==> flow/design.v (excerpt) <==
    module mips_pipeline(clk, rst, imem_addr, imem_rdata, dmem_addr, dmem_wdata, dmem_we, dmem_rdata);
For scale: about 1600 flip-flops, about 160 I/O pins, about 0.072 mm^2 of cells after synthesis.
Settings: LEC_CHECK=0, CAP_MARGIN=20, CELL_PAD_IN_SITES_GLOBAL_PLACEMENT=0, CORE_MARGIN=2, CORE_UTILIZATION=72, CTS_CLUSTER_DIAMETER=32, CTS_CLUSTER_SIZE=33, GPL_ROUTABILITY_DRIVEN=1, GPL_TIMING_DRIVEN=1, HOLD_SLACK_MARGIN=0.21, MAX_ROUTING_LAYER=met4, PLACE_DENSITY=0.4, SETUP_SLACK_MARGIN=2.09, SLEW_MARGIN=20; clock period 8.18 ns.
run.sh (not shown) runs the stock make flow with config.mk's settings and CLKGATE_MAP_FILE=.
The first run reached the layout checks and failed them: setup timing.
Rerun with:
==> flow/config.mk (replaced) <==
export PLATFORM = sky130hd
export DESIGN_NAME = mips_pipeline
export DESIGN_NICKNAME = mips_pipeline
export VERILOG_FILES = /design/flow/design.v
export SDC_FILE = /design/flow/constraint.sdc
export NUM_CORES = 4
export LEC_CHECK = 0
export CAP_MARGIN = 20
export CORE_MARGIN = 2
export CORE_UTILIZATION = 40
export PLACE_DENSITY = 0.6
export SETUP_SLACK_MARGIN = 4.01
export SLEW_MARGIN = 20
==> flow/constraint.sdc (replaced) <==
create_clock -name core_clock -period 14.6 [get_ports {clk}]
set_input_delay 2.9200 -clock core_clock [delete_from_list [all_inputs] [get_ports {clk}]]
set_output_delay 2.9200 -clock core_clock [all_outputs]
set_load 0.01 [all_outputs]
What happened: This time the run completed with no timing, DRC or antenna violations; sequential power drops by 43%; power drops by 54%; first-iteration DRC count drops by about 54%; clock power drops by 65%; clock skew drops by 38 ps.

* * *

Starting RTL as in the previous note.
clock: 17.5 ns
lec_check: 0
abc_area: 1
cap_margin: 20
cell_pad_in_sites_global_placement: 3
core_aspect_ratio: 1.84
core_margin: 7
core_utilization: 55
max_routing_layer: met5
min_routing_layer: met2
place_density: 0.6
setup_slack_margin: -0.03
slew_margin: 5
The first run died in global placement without I/O on GPL-0301.
Change:
Settings changed: ABC_AREA 1 to not set, CELL_PAD_IN_SITES_GLOBAL_PLACEMENT 3 to not set, CORE_ASPECT_RATIO 1.84 to not set, CORE_MARGIN 7 to 2, CORE_UTILIZATION 55 to 61, CTS_CLUSTER_SIZE set to 41, HOLD_SLACK_MARGIN set to 0.3, MAX_ROUTING_LAYER met5 to not set, MIN_ROUTING_LAYER met2 to not set, PLACE_DENSITY 0.6 to not set, SETUP_SLACK_MARGIN -0.03 to 1.71, SLEW_MARGIN 5 to 20, TNS_END_PERCENT set to 40.
Clock period 17.5 ns to 7.67 ns, I/O delays scaled along.
After rerunning: The new run finished but fails on negative setup slack. Synthesized area went down by a few percent. Die area went down by about a fifth. Synthesized cell count went down by well over a third.
Change:
Settings changed: CORE_UTILIZATION 61 to 40, CTS_CLUSTER_SIZE 41 to not set, HOLD_SLACK_MARGIN 0.3 to not set, PLACE_DENSITY set to 0.6, SETUP_SLACK_MARGIN 1.71 to not set, TNS_END_PERCENT 40 to not set.
Clock period 7.67 ns to 14.6 ns, I/O delays scaled along.
After rerunning:
- Now the flow completed without violations
- die area climbs by 52%
- final area climbs by 0.61%
- flip-flop count does not change
- count of clock-buffer cells in the layout climbs by 3
- global-route usage came out lower by 12 points
- setup slack is better by 5900 ps
- routed wire length grows by 4.8%
- critical path depth rises by 1
- via count fell by 2.0%
- sequential power falls by 47%
- utilization went down by 24 points
Change:
Settings changed: ABC_AREA set to 1, CORE_UTILIZATION 40 to 62.
Clock period 14.6 ns to 8.28 ns, I/O delays scaled along.
This time the run completed and failed the layout checks on negative setup slack. Final area went up by 2.1%. Setup slack loses 5200 ps. Maximum frequency went up by 8.5%. Global-route usage went up by 18 points.
Change:
Settings changed: ABC_AREA 1 to not set, CORE_UTILIZATION 62 to 72, CTS_CLUSTER_SIZE set to 58, PLACE_DENSITY 0.6 to 0.64.
Clock period 8.28 ns to 8.1 ns, I/O delays scaled along.
The new run ran to the end with violations: negative setup slack.
Routed wire length falls by 14%.
Via count decreases by 22%.
Combinational power falls by 11%.
Synthesized cell count goes down by 36%.
Critical path depth went down by 5.
Cell count went down by 32%.
Core utilization rises by 12 points.
First-iteration DRC count shrinks by 28%.
Worst setup slack got worse by 320 ps.
Maximum frequency drops by 1.0%.
Clock skew is lower by 8.1 ps.

* * *

mips_pipeline again, from the RTL that the note above started with.
Settings: LEC_CHECK=0, ABC_AREA=0, CAP_MARGIN=10, CELL_PAD_IN_SITES_GLOBAL_PLACEMENT=1, CORE_ASPECT_RATIO=1.71, CORE_MARGIN=2, CORE_UTILIZATION=33, GPL_TIMING_DRIVEN=0, SETUP_SLACK_MARGIN=1.41, SLEW_MARGIN=20, TNS_END_PERCENT=45; clock period 10.4 ns.
The baseline finished but failed the layout checks on negative setup slack.
Then changed:
ABC_AREA = not set   (was 0)
CAP_MARGIN = 20   (was 10)
CELL_PAD_IN_SITES_GLOBAL_PLACEMENT = not set   (was 1)
CORE_ASPECT_RATIO = not set   (was 1.71)
CORE_UTILIZATION = 60   (was 33)
GPL_TIMING_DRIVEN = not set   (was 0)
HOLD_SLACK_MARGIN = 0.3   (was not set)
SETUP_SLACK_MARGIN = 1.71   (was 1.41)
TNS_END_PERCENT = not set   (was 45)
clock period = 7.67 ns   (was 10.4 ns; I/O delays follow)
Effect: The new run completed and failed the layout checks on negative setup slack. First-iteration DRC count went up by about 44%. Clock power increases by about 30%. Combinational power rose by 19%. Via count drops by about 1.7%.
Then changed:
CORE_UTILIZATION = 57   (was 60)
HOLD_SLACK_MARGIN = not set   (was 0.3)
PLACE_DENSITY = 0.6   (was not set)
SETUP_SLACK_MARGIN = not set   (was 1.71)
clock period = 8.28 ns   (was 7.67 ns; I/O delays follow)
Effect: The new run completed, yet does not pass: negative setup slack. Die size climbs by about 5%. Setup slack improved by 540 ps. Final area climbs by 0.36%. Flip-flop count does not change. Area after synthesis stays the same. Critical path depth stays the same. Power drops by 6.8%.
Then changed:
CELL_PAD_IN_SITES_GLOBAL_PLACEMENT = 2   (was not set)
CORE_UTILIZATION = 65   (was 57)
CTS_CLUSTER_DIAMETER = 263   (was not set)
GPL_ROUTABILITY_DRIVEN = 1   (was not set)
GPL_TIMING_DRIVEN = 1   (was not set)
MAX_ROUTING_LAYER = met4   (was not set)
PLACE_DENSITY = not set   (was 0.6)
clock period = 13.8 ns   (was 8.28 ns; I/O delays follow)
Outcome: With this change the flow completed with no timing, DRC or antenna violations; final cell count is lower by 4.1%; via count increases by 2.0%; combinational power shrinks by 44%; count of clock-buffer cells in the layout goes down by 3; non-clock buffer count is lower by 70; global-route usage came out higher by 5.1 points; area after synthesis is unchanged; synthesized cell count stays the same; wire length is lower by 2.6%; clock power goes down by 41%; critical path depth goes up by 1.

* * *

## fjord
mips_pipeline again, from the RTL that the note above started with.
Settings: LEC_CHECK=0, CAP_MARGIN=20, CELL_PAD_IN_SITES_GLOBAL_PLACEMENT=2, CORE_MARGIN=8, CORE_UTILIZATION=19, CTS_CLUSTER_DIAMETER=263, GPL_ROUTABILITY_DRIVEN=1, GPL_TIMING_DRIVEN=1, HOLD_SLACK_MARGIN=0.21, MAX_ROUTING_LAYER=met4, PLACE_DENSITY_LB_ADDON=0.06, SETUP_SLACK_MARGIN=2.88, SLEW_MARGIN=20; clock period 23.6 ns.
Edits applied to the flow inputs when going from fjord to amber:
==> flow/config.mk <==
export PLATFORM = sky130hd
export DESIGN_NAME = mips_pipeline
export DESIGN_NICKNAME = mips_pipeline
export VERILOG_FILES = /design/flow/design.v
export SDC_FILE = /design/flow/constraint.sdc
export NUM_CORES = 4
export LEC_CHECK = 0
export ABC_AREA = 1
export CAP_MARGIN = 20
export CELL_PAD_IN_SITES_GLOBAL_PLACEMENT = 0
export CORE_MARGIN = 2
export CORE_UTILIZATION = 72
export CTS_CLUSTER_DIAMETER = 314
export GPL_ROUTABILITY_DRIVEN = 1
export GPL_TIMING_DRIVEN = 1
export MAX_ROUTING_LAYER = met4
export PLACE_DENSITY = 0.41
export SLEW_MARGIN = 20
==> flow/constraint.sdc <==
create_clock -name core_clock -period 11.5 [get_ports {clk}]
set_input_delay 2.3000 -clock core_clock [delete_from_list [all_inputs] [get_ports {clk}]]
set_output_delay 2.3000 -clock core_clock [all_outputs]
set_load 0.01 [all_outputs]
The final report for amber shows a completed flow and a layout that fails verification, specifically setup timing. Compared with fjord, clock tree buffer count of the final layout in amber decreased by more than 10%. The startpoint of the worst setup timing path comes out REG_ID_EX.ext_immed_out[0] in one run and REG_ID_EX.ext_immed_out[1] in the other, namely in fjord and amber respectively. From fjord to amber the numbers moved as follows: mux contribution to synthesized area went down by 18 points, final cell count went down by 866. Delta (amber minus fjord): number of clock buffers inserted by TritonCTS fell 52; area share of and/or/nand/nor cells after synthesis rose 7.5 points; minimum clock period fell 4.57 ns.
The following lists how indigo was set up differently from amber:
--- a/flow/config.mk
+++ b/flow/config.mk
@@ -7,3 +7,2 @@
 export LEC_CHECK = 0
-export ABC_AREA = 1
 export CAP_MARGIN = 20
@@ -11,8 +10,10 @@
 export CORE_MARGIN = 2
-export CORE_UTILIZATION = 72
-export CTS_CLUSTER_DIAMETER = 314
+export CORE_UTILIZATION = 70
+export CTS_CLUSTER_DIAMETER = 263
 export GPL_ROUTABILITY_DRIVEN = 1
 export GPL_TIMING_DRIVEN = 1
+export HOLD_SLACK_MARGIN = -0.09
 export MAX_ROUTING_LAYER = met4
-export PLACE_DENSITY = 0.41
+export PLACE_DENSITY_LB_ADDON = 0.06
+export SETUP_SLACK_MARGIN = 1.64
 export SLEW_MARGIN = 20
==> flow/constraint.sdc <==
create_clock -name core_clock -period 10.9 [get_ports {clk}]
set_input_delay 2.1800 -clock core_clock [delete_from_list [all_inputs] [get_ports {clk}]]
set_output_delay 2.1800 -clock core_clock [all_outputs]
set_load 0.01 [all_outputs]
==> comparison <==
indigo finished all stages; however, its layout fails the closing checks, the failures being setup timing.
indigo vs. amber: wire length of the first global-routing pass decreased by 84000 um relative to the old numbers; design area decreased by 3.0% relative to the old numbers; area fraction in and, or, nand and nor cells decreased by 7.5 points relative to the old numbers.
Of indigo and amber, the higher count of clock-net buffers in the final layout belongs to amber.
On indigo: yosys-reported design area after synthesis is 3000 um2 lower than what amber gave.
Relative to indigo, the following input files were edited for onyx:
--- a/flow/config.mk
+++ b/flow/config.mk
@@ -11,3 +11,4 @@
 export CORE_UTILIZATION = 70
-export CTS_CLUSTER_DIAMETER = 263
+export CTS_CLUSTER_DIAMETER = 105
+export CTS_CLUSTER_SIZE = 14
 export GPL_ROUTABILITY_DRIVEN = 1
@@ -17,3 +18,3 @@
 export PLACE_DENSITY_LB_ADDON = 0.06
-export SETUP_SLACK_MARGIN = 1.64
+export SETUP_SLACK_MARGIN = -0.37
 export SLEW_MARGIN = 20
## What came out
The flow for onyx finished, though final verification flagged setup timing.
Compared to indigo, onyx has clock share of power 4.8 points lower.
Diff indigo -> onyx: worst path arrival time increased by 0.04 ns relative to the old numbers; via count of the routed design decreased by 607 relative to the old numbers.
Here is what was changed in the inputs of lagoon compared with onyx.
==> flow/config.mk <==
export PLATFORM = sky130hd
export DESIGN_NAME = mips_pipeline
export DESIGN_NICKNAME = mips_pipeline
export VERILOG_FILES = /design/flow/design.v
export SDC_FILE = /design/flow/constraint.sdc
export NUM_CORES = 4
export LEC_CHECK = 0
export CAP_MARGIN = 20
export CORE_MARGIN = 2
export CORE_UTILIZATION = 70
export CTS_CLUSTER_SIZE = 25
export SLEW_MARGIN = 20
==> flow/constraint.sdc <==
create_clock -name core_clock -period 11.7 [get_ports {clk}]
set_input_delay 2.3400 -clock core_clock [delete_from_list [all_inputs] [get_ports {clk}]]
set_output_delay 2.3400 -clock core_clock [all_outputs]
set_load 0.01 [all_outputs]
[summary]
onyx: all stages done; final checks FAILED (setup timing).
Complete run, failing final checks: lagoon, reason setup timing.
lagoon has wire length on met3 below what onyx had.
Part of the cycle the worst path needs, onyx and lagoon: larger value in onyx
| number of vias after detailed routing | lower: onyx |
lagoon: post-CTS setup repair buffer count higher than onyx
lagoon against onyx: critical path depth now smaller, number of clock buffers inserted by TritonCTS higher.
[inputs] ember vs lagoon
--- a/flow/config.mk
+++ b/flow/config.mk
@@ -8,5 +8,8 @@
 export CAP_MARGIN = 20
+export CORE_ASPECT_RATIO = 1.55
 export CORE_MARGIN = 2
-export CORE_UTILIZATION = 70
+export CORE_UTILIZATION = 72
 export CTS_CLUSTER_SIZE = 25
+export PLACE_DENSITY = 0.37
+export SETUP_SLACK_MARGIN = 2.53
 export SLEW_MARGIN = 20
==> flow/constraint.sdc <==
create_clock -name core_clock -period 8.51 [get_ports {clk}]
set_input_delay 1.7020 -clock core_clock [delete_from_list [all_inputs] [get_ports {clk}]]
set_output_delay 1.7020 -clock core_clock [all_outputs]
set_load 0.01 [all_outputs]
## What came out
- In ember the implementation completed, yet the final layout does not meet the checks, the culprit being setup timing.
- Diff lagoon -> ember: met1 wire length now sits lower, global-route usage increased 4.0 points, met2 capacity usage during global routing went up by 8.3 points, cell count along the critical path picked up an extra 1, pre-CTS setup slack now smaller.
Power and IR drop assume default switching activity.
